==> flow/design.v <==
/*verilator lint_off UNUSEDSIGNAL*/
/*verilator lint_off MULTITOP*/
/*verilator lint_off WIDTH*//*verilator lint_off LATCH*/
module fadd_sub(
  input logic        clk_i,
  input logic [31:0] operand_a,
  input logic [31:0] operand_b,
  output logic[31:0] result_o
);
  logic [7:0]  a_exponent, b_exponent;             
  logic [7:0]  result_exponent;
  logic [23:0] a_mantissa, b_mantissa;             
  logic [24:0] result_mantissa;
  logic        a_sign, b_sign, result_sign;        
  logic [23:0] tmp_mantissa;
  logic [7:0]  in_e, out_e;
  logic [24:0] in_m, out_m;
  logic [7:0]  diff;
always_ff@(posedge(clk_i))
begin
  a_sign <= operand_a[31];
  b_sign <= operand_b[31];
  if(operand_a[30:23]==0)
    begin
      a_exponent <= (operand_a[22:0] != 0)? 8'b00000001 : 8'b00000000;
      a_mantissa <= {1'b0,operand_a[22:0]};
    end
  else
    begin
      a_exponent <= operand_a[30:23];
      a_mantissa <= {1'b1,operand_a[22:0]};
    end
  if(operand_b[30:23]==0)
    begin
      b_exponent <= (operand_b[22:0] != 0)? 8'b00000001 : 8'b00000000;
      b_mantissa <= {1'b0,operand_b[22:0]};
    end
  else
    begin
      b_exponent <= operand_b[30:23];
      b_mantissa <= {1'b1,operand_b[22:0]};
    end
end
always_comb
begin
  diff         = 8'd0;
  tmp_mantissa = 24'd0;
  if(a_exponent == b_exponent)
    begin
      result_exponent = a_exponent;
      if(a_sign == b_sign)                                                     
        begin
          result_sign           = a_sign;
          result_mantissa       = a_mantissa + b_mantissa;
        end
      else                                                                    
        begin
          if(a_mantissa > b_mantissa)
            begin
              result_sign     = a_sign;
              result_mantissa = a_mantissa - b_mantissa;
            end
          else
            begin
              result_sign     = b_sign;
              result_mantissa = b_mantissa - a_mantissa;
            end
        end
    end
  else                                                                               
    begin
      if(a_exponent > b_exponent)
        begin
          result_sign     = a_sign;
          result_exponent = a_exponent;
          diff            = a_exponent - b_exponent;
          tmp_mantissa    = b_mantissa >> diff;
          if(a_sign == b_sign)
            result_mantissa = a_mantissa + tmp_mantissa;
          else
            result_mantissa = a_mantissa - tmp_mantissa;
        end
      else
        begin
          result_sign      = b_sign;
          result_exponent  = b_exponent;
          diff             = b_exponent - a_exponent;
          tmp_mantissa     = a_mantissa >> diff;
          if(a_sign == b_sign)
            result_mantissa  = b_mantissa + tmp_mantissa;
          else
            result_mantissa  = b_mantissa - tmp_mantissa;
        end
    end
  if(result_mantissa[24]==1)
    begin
      result_exponent = result_exponent + 8'd1;
      result_mantissa = result_mantissa >> 1;
    end
  result_o = {result_sign, result_exponent, result_mantissa[22:0]};
end
endmodule
Settings: LEC_CHECK=0, CAP_MARGIN=0, CORE_MARGIN=2, CORE_UTILIZATION=72, CTS_CLUSTER_DIAMETER=41, CTS_CLUSTER_SIZE=82, SLEW_MARGIN=20, TNS_END_PERCENT=5; clock period 10.4 ns.
run.sh (not shown) runs the stock make flow with config.mk's settings and CLKGATE_MAP_FILE=.
The starting point finished but failed the layout checks on setup timing.
Change:
Settings changed: CAP_MARGIN 0 to 20, CORE_UTILIZATION 72 to 23, CTS_CLUSTER_DIAMETER 41 to default, CTS_CLUSTER_SIZE 82 to default, TNS_END_PERCENT 5 to default.
Clock period 10.4 ns to 18.6 ns, I/O delays scaled along.
- The new run completed with no timing, DRC or antenna violations
- routed wire length goes down by 6.2%
- area after synthesis stays the same
- die area rises to 3.0 times its value
- sequential power came out lower by about 44%
- critical path depth goes up by 3
- setup slack is better by 5.3 ns
- non-clock buffer count is lower by 51
- hold slack is better by 1.6 ns
- power decreases by about 50%
- final cell count rose by about 20%
- sequential cell count is unchanged
Change:
Settings changed: CORE_UTILIZATION 23 to 65, SETUP_SLACK_MARGIN from default to 1.69, TNS_END_PERCENT from default to 5.
Clock period 18.6 ns to 6.56 ns, I/O delays scaled along.
Outcome: The changed run died in global routing (5_1_grt), error GRT-0116. Area after synthesis is unchanged. Synthesized cell count stays the same. Die area shrinks by 64%.
Change:
Settings changed: CORE_UTILIZATION 65 to 46, SETUP_SLACK_MARGIN 1.69 to default, TNS_END_PERCENT 5 to default.
Clock period 6.56 ns to 11.7 ns, I/O delays scaled along.
After rerunning:
- Now the flow went through all stages and came out clean
- die size rises by about 40%
- synthesized area stays the same
- synthesized cell count is unchanged
Power is estimated from default activity; no workload was simulated.
